==> inputs of tundra <==
==> flow/design.v <==
`timescale 1ns/1ns
module IF (
    input           clk,rst,sel,
    input   [31:0]  Shift_address,
    output  [31:0]  PC,
    output  [31:0]  PC_out);
    wire [31:0] PC1;
    assign PC_out = PC + 32'd1;
    mux2_1 mux (PC_out, Shift_address,sel,PC1);
    D_32 d1(PC1,PC,clk,rst);
endmodule
module IF_ID (
    input   [31:0]  in1,in2,
    input           clk,rst,flush,
    output  [31:0]  out1,out2);
    reg [31:0] instr;
    D_32 d1(in1,out1,clk,rst);
    always @ (posedge clk or posedge rst)
    begin
    if(rst==1)
    instr<=32'hFC000000;
    else if(flush)
    instr<=32'hFC000000;
    else
    instr<=in2;
    end
    assign out2 = instr;
endmodule
module ID (
    input       [31:0]  in1,WriteData,
    input               clk,rst,RegWrite,
    input       [4:0]   Destination,
    output      [31:0]  Data1,Data2,
    output      [31:0]  extend,
    output      [4:0]   Rd,Rs,Rt);
    assign extend = {{16{in1[15]}}, in1[15:0]};
    assign Rd = in1[15:11];
    assign Rs = in1[25:21];
    assign Rt = in1[20:16];
    RegFile File (clk,rst,RegWrite,in1[25:21],in1[20:16],Destination,WriteData,Data1,Data2);
endmodule
module control( Instruction, WB,MEM,EX);
    input [31:0] Instruction;
    output       MEM,WB;
    output [3:0] EX;
    reg     [1:0]   ALUOp;
    reg             ALUSrc,Branch,RegWrite,RegDst;
    always @(*) begin
        case(Instruction[31:26])
            6'b000000: begin
                ALUOp = 2'b10;
                ALUSrc = 0;
                Branch = 0;
                RegWrite = 1;
                RegDst = 1;
            end
            6'b000100: begin
                ALUOp = 2'b01;
                ALUSrc = 0;
                Branch = 1;
                RegWrite = 0;
                RegDst = 0;
            end
            6'b001000: begin
                ALUOp = 2'b00;
                ALUSrc = 1;
                Branch = 0;
                RegWrite = 1;
                RegDst = 0;
            end
            default: begin
                ALUOp = 2'b00;
                ALUSrc = 0;
                Branch = 0;
                RegWrite = 0;
                RegDst = 0;
            end
        endcase
    end
    assign WB = RegWrite;
    assign MEM = Branch;
    assign EX = {RegDst,ALUOp,ALUSrc};
endmodule
module RegFile(
    input           clk,reset,RegWrite,
    input   [4:0]   ReadReg1,ReadReg2,WriteReg,
    input   [31:0]  WriteData,
    output  [31:0]  ReadData1,ReadData2);
    wire [31:0] r[31:0];
    wire [31:0] enable;
    wire [31:0] out1,out2;
    genvar i;
    decoder d(WriteReg,enable);
    generate
    for(i=0;i<32;i=i+1) begin : regs
    dff_reg f(clk,reset,RegWrite & enable[i],WriteData,r[i]);
    end
    endgenerate
    assign out1 = r[ReadReg1];
    assign out2 = r[ReadReg2];
    assign ReadData1 = (RegWrite && WriteReg == ReadReg1) ? WriteData : out1;
    assign ReadData2 = (RegWrite && WriteReg == ReadReg2) ? WriteData : out2;
endmodule
module ID_EX (
    input   [31:0]  in1, in2, in3, in4,
    input   [4:0]   in5,in6,in7,
    input   [3:0]   ex_in,
    input           clk,rst,flush,mem_in,wb_in,
    output  [4:0]   Rd,Rs,Rt,
    output  [31:0]  A,B,Address,extend,
    output          mem_out,wb_out,ALUSrc,RegDst,
    output  [1:0]   ALUOp);
    D_32 d1(in1,A,clk,rst);
    D_32 d2(in2,B,clk,rst);
    D_32 d3(in3,Address,clk,rst);
    D_32 d4(in4,extend,clk,rst);
    D_5 d5(in5,Rd,clk,rst);
    D_5 d6(in6,Rs,clk,rst);
    D_5 d7(in7,Rt,clk,rst);
    d_ff     ff1     (.clk(clk),.rst(rst),.d(wb_in & ~flush),.q(wb_out));
    d_ff     ff3     (.clk(clk),.rst(rst),.d(mem_in & ~flush),.q(mem_out));
    d_ff     ff6     (.clk(clk),.rst(rst),.d(ex_in[0]),.q(ALUSrc));
    d_ff     ff8     (.clk(clk),.rst(rst),.d(ex_in[1]),.q(ALUOp[0]));
    d_ff     ff9     (.clk(clk),.rst(rst),.d(ex_in[2]),.q(ALUOp[1]));
    d_ff     ff10    (.clk(clk),.rst(rst),.d(ex_in[3]),.q(RegDst));
endmodule
module EX(
    input   [31:0]  pc,extended,reg1,reg2,data,wbdata,
    input           ALUSrc,RegDst,
    input   [1:0]   ALUOp,
    input   [4:0]   Rd,Rt,
    input   [1:0]   A,B,
    output  [31:0]  pc_in,alu_result,
    output  [4:0]   dst,
    output          zero);
    wire [31:0] ALUIn1,ALUIn2,ALUIn2_temp;
    wire op0,op1,op2;
    bit32ADD pc_add      (.in1(pc),.in2(extended<<2),.out(pc_in));
    mux2_1   mux_alu     (.in1(ALUIn2_temp),.in2(extended),.sel(ALUSrc),.out(ALUIn2));
    mux3_1   mux_alu_2   (.in1(reg2),.in2(data),.in3(wbdata),.sel(B),.out(ALUIn2_temp));
    mux3_1   mux_alu_1   (.in1(reg1),.in2(data),.in3(wbdata),.sel(A),.out(ALUIn1));
    MyALU    alu         (.in1(ALUIn1),.in2(ALUIn2),.op({op0|op2,op1}),.alu_result(alu_result),.zero(zero));
    ALU_ctrl ctrl        (.func(extended[5:0]),.alu_op0(ALUOp[0]),.alu_op1(ALUOp[1]),.op({op2,op1,op0}));
    assign dst = RegDst ? Rd : Rt;
endmodule
module MyALU(
    input [31:0] in1,in2,
    input [1:0] op,
    output [31:0] alu_result,
    output zero);
    wire [31:0] and_wire, or_wire, add_wire, sub_wire;
    bit32AND  and_op    (.in1(in1),.in2(in2),.out(and_wire));
    bit32OR   or_op     (.in1(in1),.in2(in2),.out(or_wire));
    bit32ADD  add_op    (.in1(in1),.in2(in2),.out(add_wire));
    bit32SUB  sub_op    (.in1(in1),.in2(in2),.out(sub_wire));
    bit32_4to1mux mux (.in1(and_wire),.in2(add_wire),.in3(or_wire),.in4(sub_wire),.sel(op),.out(alu_result));
    assign zero = (alu_result == 32'b0);
endmodule
module ALU_ctrl (func,alu_op0,alu_op1,op);
    input alu_op0,alu_op1;
    input [5:0] func;
    output [2:0] op;
    assign op[0] = (~alu_op1 & alu_op0) | (alu_op1 & func[1]);
    assign op[1] = (~func[2]) | (~alu_op1);
    assign op[2] = (func[1] & alu_op1) | alu_op0;
endmodule
module EX_MEM(
    input   [31:0]  pc_in,alu_result_in,
    input   [4:0]   dstreg_in,
    input           zero_in,clk,rst,flush,wb_in,mem_in,
    output  [31:0]  pc_out,alu_result_out,
    output  [4:0]   dstreg_out,
    output          zero_out,mem_out,wb_out);
    D_32   pc_reg              (.in(pc_in),.clk(clk),.rst(rst),.out(pc_out));
    D_32   alu_result_reg      (.in(alu_result_in),.clk(clk),.rst(rst),.out(alu_result_out));
    D_5    dstreg_reg          (.in(dstreg_in),.clk(clk),.rst(rst),.out(dstreg_out));
    d_ff   zero_reg            (.d(zero_in),.clk(clk),.rst(rst),.q(zero_out));
    d_ff   RegWrite_reg        (.d(wb_in & ~flush),.clk(clk),.rst(rst),.q(wb_out));
    d_ff   branch_reg          (.d(mem_in & ~flush),.clk(clk),.rst(rst),.q(mem_out));
endmodule
module MEM(
    input           branch,zero,
    output          PCSrc);
    and     g1          (PCSrc,branch,zero);
endmodule
module MEM_WB(
    input   [31:0]  alu_result_in,
    input   [4:0]   dstreg_in,
    input           clk,rst,wb_in,
    output  [31:0]  alu_result_out,
    output  [4:0]   dstreg_out,
    output          RegWrite);
    D_32   alu_result  (.in(alu_result_in),.clk(clk),.rst(rst),.out(alu_result_out));
    D_5    dstreg_reg  (.in(dstreg_in),.clk(clk),.rst(rst),.out(dstreg_out));
    d_ff   wb_reg      (.d(wb_in),.clk(clk),.rst(rst),.q(RegWrite));
endmodule
module WB(
    input   [31:0]  alu_result,
    output  [31:0]  write_data);
    assign write_data = alu_result;
endmodule
module hazard(input [4:0] Rs,Rt,Rd_mem,Rd_wb,
    input wb_mem,wb_wb,
    output reg [1:0] A,B);
    always @(*) begin
        if (wb_mem && Rs == Rd_mem)     A = 2'd1;
        else if (wb_wb && Rs == Rd_wb)  A = 2'd2;
        else                            A = 2'd0;
        if (wb_mem && Rt == Rd_mem)     B = 2'd1;
        else if (wb_wb && Rt == Rd_wb)  B = 2'd2;
        else                            B = 2'd0;
    end
endmodule
module mux2_1(in1,in2,sel,out);
    input [31:0] in1,in2;
    input sel;
    output reg [31:0]out;
    always @*
    begin
    case (sel)
    1'b0: out=in1;
    1'b1: out=in2;
    endcase
    end
endmodule
module mux3_1(in1,in2,in3,sel,out);
    input [31:0] in1,in2,in3;
    input [1:0] sel;
    output reg [31:0]out;
    always @*
    begin
    case (sel)
    2'd1: out=in2;
    2'd2: out=in3;
    default: out=in1;
    endcase
    end
endmodule
module bit32_4to1mux(
    output [31:0] out,
    input [31:0] in1,in2,in3,in4,
    input [1:0] sel);
    wire [31:0] out1,out2;
    mux2_1 mux1(.out(out1),.sel(sel[0]),.in1(in1),.in2(in2));
    mux2_1 mux2(.out(out2),.sel(sel[0]),.in1(in3),.in2(in4));
    mux2_1 mux3(.out(out),.sel(sel[1]),.in1(out1),.in2(out2));
endmodule
module bit32AND (
    output [31:0] out,
    input [31:0] in1,in2);
    assign {out}=in1 & in2;
endmodule
module bit32OR (
    output [31:0] out,
    input [31:0] in1,in2);
    assign {out}=in1 | in2;
endmodule
module bit32ADD (
    output [31:0] out,
    input [31:0] in1,in2);
    assign {out}=in1 + in2;
endmodule
module bit32SUB (
    output [31:0] out,
    input [31:0] in1,in2);
    assign {out}=in1 + (~in2) + 1;
endmodule
module d_ff(
    input d,clk,rst,
    output reg q);
    always @(posedge clk or posedge rst) begin
        if(rst)
            q <= 1'b0;
        else
            q <= d;
    end
endmodule
module D_32(in,out,clk,rst);
    input[31:0] in;
    input clk,rst;
    output reg [31:0] out;
    always @ (posedge clk or posedge rst)
    begin
    if(rst==1)
    out<=0;
    else
    out<=in;
    end
endmodule
module dff_reg(clk,rst,en,D,Q);
    input [31:0] D;
    input clk,rst,en;
    output reg [31:0]Q;
    always @(posedge clk or posedge rst)
    begin
    if(rst==1)
    Q<=32'd0;
    else if(en)
    Q<=D;
    end
endmodule
module D_5(in,out,clk,rst);
    input[4:0] in;
    input clk,rst;
    output reg [4:0] out;
    always @ (posedge clk or posedge rst)
    begin
    if(rst==1)
    out<=0;
    else
    out<=in;
    end
endmodule
module decoder(in,out);
    input [4:0] in;
    output [31:0] out;
    assign out = 32'd1 << in;
endmodule
module mips_top (
    input           clk,
    input           rst,
    output  [31:0]  imem_addr,
    input   [31:0]  imem_data,
    output          wb_en,
    output  [4:0]   wb_reg,
    output  [31:0]  wb_data);
    wire            flush;
    wire            PCSrc,RegWrite,ALUSrc,RegDst,zero_EXOut,zero_MEMIn,branch;
    wire    [1:0]   ALUOp;
    wire    [3:0]   EX_ctrl;
    wire            MEM_ctrl,MEM_ctrl1;
    wire            WB_ctrl,WB_ctrl1,WB_ctrl2;
    wire    [31:0]  Shift_address,WriteData;
    wire    [31:0]  Rs_IDOut,Rt_IDOut,Rs_EXIn,Rt_EXIn;
    wire    [31:0]  extended_IDOut,extended_EXIn;
    wire    [31:0]  instr_IDIn;
    wire    [31:0]  PC_IFOut,PC_IDIn,PC_EXIn,PC_EXOut;
    wire    [31:0]  ALUResult_EXOut,ALUResult_MEMIn,ALUResult_WBIn;
    wire    [1:0]   a,b;
    wire    [4:0]   WriteReg,Rs_out,Rt_out,Rd_addr_IDOut,Rs_Addr_ID_out,Rt_Addr_ID_out,Rd_addr_EXIn,Dst_EXOut,Rd_addr_MEMIn;
    IF      fetch   (.clk(clk),.rst(rst),.sel(PCSrc),.Shift_address(Shift_address),.PC_out(PC_IFOut),.PC(imem_addr));
    IF_ID   if_id   (.clk(clk),.rst(rst),.flush(flush),.in1(PC_IFOut),.in2(imem_data),.out1(PC_IDIn),.out2(instr_IDIn));
    ID      decode  (.clk(clk),.rst(rst),.in1(instr_IDIn),.WriteData(WriteData),.RegWrite(RegWrite),
                     .Destination(WriteReg),.Data1(Rs_IDOut),.Data2(Rt_IDOut),.extend(extended_IDOut),
                     .Rd(Rd_addr_IDOut),.Rs(Rs_out),.Rt(Rt_out));
    control ctrl    (.Instruction(instr_IDIn),.EX(EX_ctrl),.MEM(MEM_ctrl),.WB(WB_ctrl));
    ID_EX   id_ex   (.clk(clk),.rst(rst),.flush(flush),.in1(Rs_IDOut),.in2(Rt_IDOut),.in3(PC_IDIn),.in4(extended_IDOut),
                     .in5(Rd_addr_IDOut),.in6(Rs_out),.in7(Rt_out),.ex_in(EX_ctrl),.mem_in(MEM_ctrl),.wb_in(WB_ctrl),
                     .Rd(Rd_addr_EXIn),.A(Rs_EXIn),.B(Rt_EXIn),.Address(PC_EXIn),.extend(extended_EXIn),
                     .wb_out(WB_ctrl1),.mem_out(MEM_ctrl1),.ALUSrc(ALUSrc),.RegDst(RegDst),.ALUOp(ALUOp),
                     .Rs(Rs_Addr_ID_out),.Rt(Rt_Addr_ID_out));
    EX      execute (.pc(PC_EXIn),.extended(extended_EXIn),.reg1(Rs_EXIn),.reg2(Rt_EXIn),.ALUSrc(ALUSrc),.RegDst(RegDst),
                     .ALUOp(ALUOp),.Rd(Rd_addr_EXIn),.Rt(Rt_Addr_ID_out),.dst(Dst_EXOut),
                     .pc_in(PC_EXOut),.alu_result(ALUResult_EXOut),.zero(zero_EXOut),
                     .data(ALUResult_MEMIn),.wbdata(WriteData),.A(a),.B(b));
    EX_MEM  ex_mem  (.clk(clk),.rst(rst),.flush(flush),.pc_in(PC_EXOut),.alu_result_in(ALUResult_EXOut),.dstreg_in(Dst_EXOut),
                     .zero_in(zero_EXOut),.wb_in(WB_ctrl1),.mem_in(MEM_ctrl1),.pc_out(Shift_address),
                     .alu_result_out(ALUResult_MEMIn),.dstreg_out(Rd_addr_MEMIn),.zero_out(zero_MEMIn),.mem_out(branch),
                     .wb_out(WB_ctrl2));
    MEM     mem     (.PCSrc(PCSrc),.branch(branch),.zero(zero_MEMIn));
    MEM_WB  mem_wb  (.clk(clk),.rst(rst),.alu_result_in(ALUResult_MEMIn),.dstreg_in(Rd_addr_MEMIn),.wb_in(WB_ctrl2),
                     .alu_result_out(ALUResult_WBIn),.dstreg_out(WriteReg),.RegWrite(RegWrite));
    WB      WriteBack (.alu_result(ALUResult_WBIn),.write_data(WriteData));
    hazard  hz      (.Rs(Rs_Addr_ID_out),.Rt(Rt_Addr_ID_out),.Rd_mem(Rd_addr_MEMIn),.Rd_wb(WriteReg),
                     .wb_mem(WB_ctrl2),.wb_wb(RegWrite),.A(a),.B(b));
    assign flush = PCSrc;
    assign wb_en   = RegWrite;
    assign wb_reg  = WriteReg;
    assign wb_data = WriteData;
endmodule
==> flow/run.sh <==
#!/bin/bash
# the make line also repeats each setting of config.mk as NAME=value (left out here)
make -C /OpenROAD-flow-scripts/flow DESIGN_CONFIG=/design/flow/config.mk WORK_HOME=/design/flow/orfs CLKGATE_MAP_FILE= finish
==> flow/config.mk <==
export PLATFORM = sky130hd
export DESIGN_NAME = mips_top
export DESIGN_NICKNAME = mips_top
export VERILOG_FILES = /design/flow/design.v
export SDC_FILE = /design/flow/constraint.sdc
export NUM_CORES = 4
export LEC_CHECK = 0
export CAP_MARGIN = 40
export CORE_MARGIN = 2
export CORE_UTILIZATION = 60
export CTS_CLUSTER_SIZE = 21
export PLACE_DENSITY = 0.6
export SETUP_SLACK_MARGIN = 0.66
export SLEW_MARGIN = 20
==> flow/constraint.sdc <==
create_clock -name core_clock -period 3.87 [get_ports {clk}]
set_input_delay 0.7740 -clock core_clock [delete_from_list [all_inputs] [get_ports {clk}]]
set_output_delay 0.7740 -clock core_clock [all_outputs]
set_load 0.01 [all_outputs]
==> onyx: changes against tundra <==
CAP_MARGIN = 20   (was 40)
CELL_PAD_IN_SITES_DETAIL_PLACEMENT = 1   (was unset)
CELL_PAD_IN_SITES_GLOBAL_PLACEMENT = 1   (was unset)
CORE_ASPECT_RATIO = 1.55   (was unset)
CORE_MARGIN = 4   (was 2)
CORE_UTILIZATION = 57   (was 60)
CTS_CLUSTER_SIZE = 76   (was 21)
GPL_ROUTABILITY_DRIVEN = 1   (was unset)
MAX_ROUTING_LAYER = met4   (was unset)
MIN_ROUTING_LAYER = met1   (was unset)
PLACE_DENSITY = unset   (was 0.6)
PLACE_DENSITY_LB_ADDON = 0.24   (was unset)
SETUP_SLACK_MARGIN = 0.92   (was 0.66)
SLEW_MARGIN = 5   (was 20)
TNS_END_PERCENT = 20   (was unset)
==> flow/constraint.sdc (replaced) <==
create_clock -name core_clock -period 4.19 [get_ports {clk}]
set_input_delay 0.8380 -clock core_clock [delete_from_list [all_inputs] [get_ports {clk}]]
set_output_delay 0.8380 -clock core_clock [all_outputs]
set_load 0.01 [all_outputs]
==> sierra: changes against tundra <==
CAP_MARGIN = 20   (was 40)
CELL_PAD_IN_SITES_GLOBAL_PLACEMENT = 1   (was unset)
CORE_UTILIZATION = 40   (was 60)
CTS_CLUSTER_SIZE = unset   (was 21)
GPL_ROUTABILITY_DRIVEN = 0   (was unset)
PLACE_DENSITY = unset   (was 0.6)
SETUP_SLACK_MARGIN = unset   (was 0.66)
==> flow/constraint.sdc (replaced) <==
create_clock -name core_clock -period 8.0 [get_ports {clk}]
set_input_delay 1.6000 -clock core_clock [delete_from_list [all_inputs] [get_ports {clk}]]
set_output_delay 1.6000 -clock core_clock [all_outputs]
set_load 0.01 [all_outputs]
==> results <==
The combinational power of tundra is 2.6 times that of sierra. In tundra the non-clock buffer count is higher than in sierra, by 664. Against tundra, the core utilization of sierra is lower by 29 points. Between tundra and sierra, the lower routed wire length is in tundra (gap about 4%, measured against sierra). Synthesized cell count is the same in onyx and tundra. Sequential share of layout area: sierra is higher than tundra (3.4 points). Of tundra and sierra, tundra has the higher first-iteration DRC count (gap 32%, measured against sierra). Of tundra and sierra, tundra has the higher clock power (gap 92%, measured against sierra). Against sierra, the design area of tundra is higher by about 9%. tundra finished but fails on negative setup slack. sierra produced a clean layout. onyx never finished: it broke off in global routing. Between tundra and sierra, the lower worst hold slack is in sierra (gap 0.033 ns).
==> figures <==
Clock tree from TritonCTS: onyx -; sierra built; tundra built
Number of optimization iterations in the first detailed-route pass: onyx -; sierra 7; tundra 12
Reg-to-reg setup timing slack: onyx -; sierra 1.51 ns; tundra -1.69 ns
Num tapcells: onyx -; sierra 2218; tundra 1500
Non-Clock Buffer Area Fraction: onyx -; sierra 0.03439; tundra 0.1135
Global placement routability congestion: onyx 1.018; sierra -; tundra 1.055
R2R cell count: onyx -; sierra 21; tundra 24
Non-clock inverter count: onyx -; sierra 121; tundra 121
End of the worst hold path: onyx -; sierra id_ex.d4.out[0]; tundra id_ex.d4.out[8]
Post-Route Skew: onyx -; sierra 0.07320 ns; tundra 0.04647 ns
Endpoint of the worst-slack reg-to-reg timing path: onyx -; sierra ex_mem.zero_reg.q; tundra ex_mem.zero_reg.q
Status: onyx stopped before the end; sierra complete, no violations; tundra failed layout checks
Failing step: onyx global routing; sierra -; tundra -
Layout check failures: onyx -; sierra -; tundra negative setup slack
Type of element launching the critical path: onyx -; sierra flip-flop; tundra flip-flop
Area of all placed cells without fillers: onyx -; sierra 77500 um2; tundra 84120 um2
Total Neg Setup Slack: onyx -; sierra 0 ns; tundra -16.84 ns
Number of max-slew violations in the final report: onyx -; sierra 0; tundra 0
Number of cells on the worst hold path: onyx -; sierra 0; tundra 0
Effective utilization at floorplan: onyx 0.5748; sierra 0.4022; tundra 0.6053
# DRC: onyx -; sierra 0; tundra 0
Final hold slack: onyx -; sierra 0.3117 ns; tundra 0.3442 ns
Filler cell count in the final layout: onyx -; sierra 15550; tundra 7542
Ratio of layout area to synthesized area: onyx -; sierra 1.1382x; tundra 1.2354x
Power figures rest on the tool's default switching activity, not on a simulated workload.
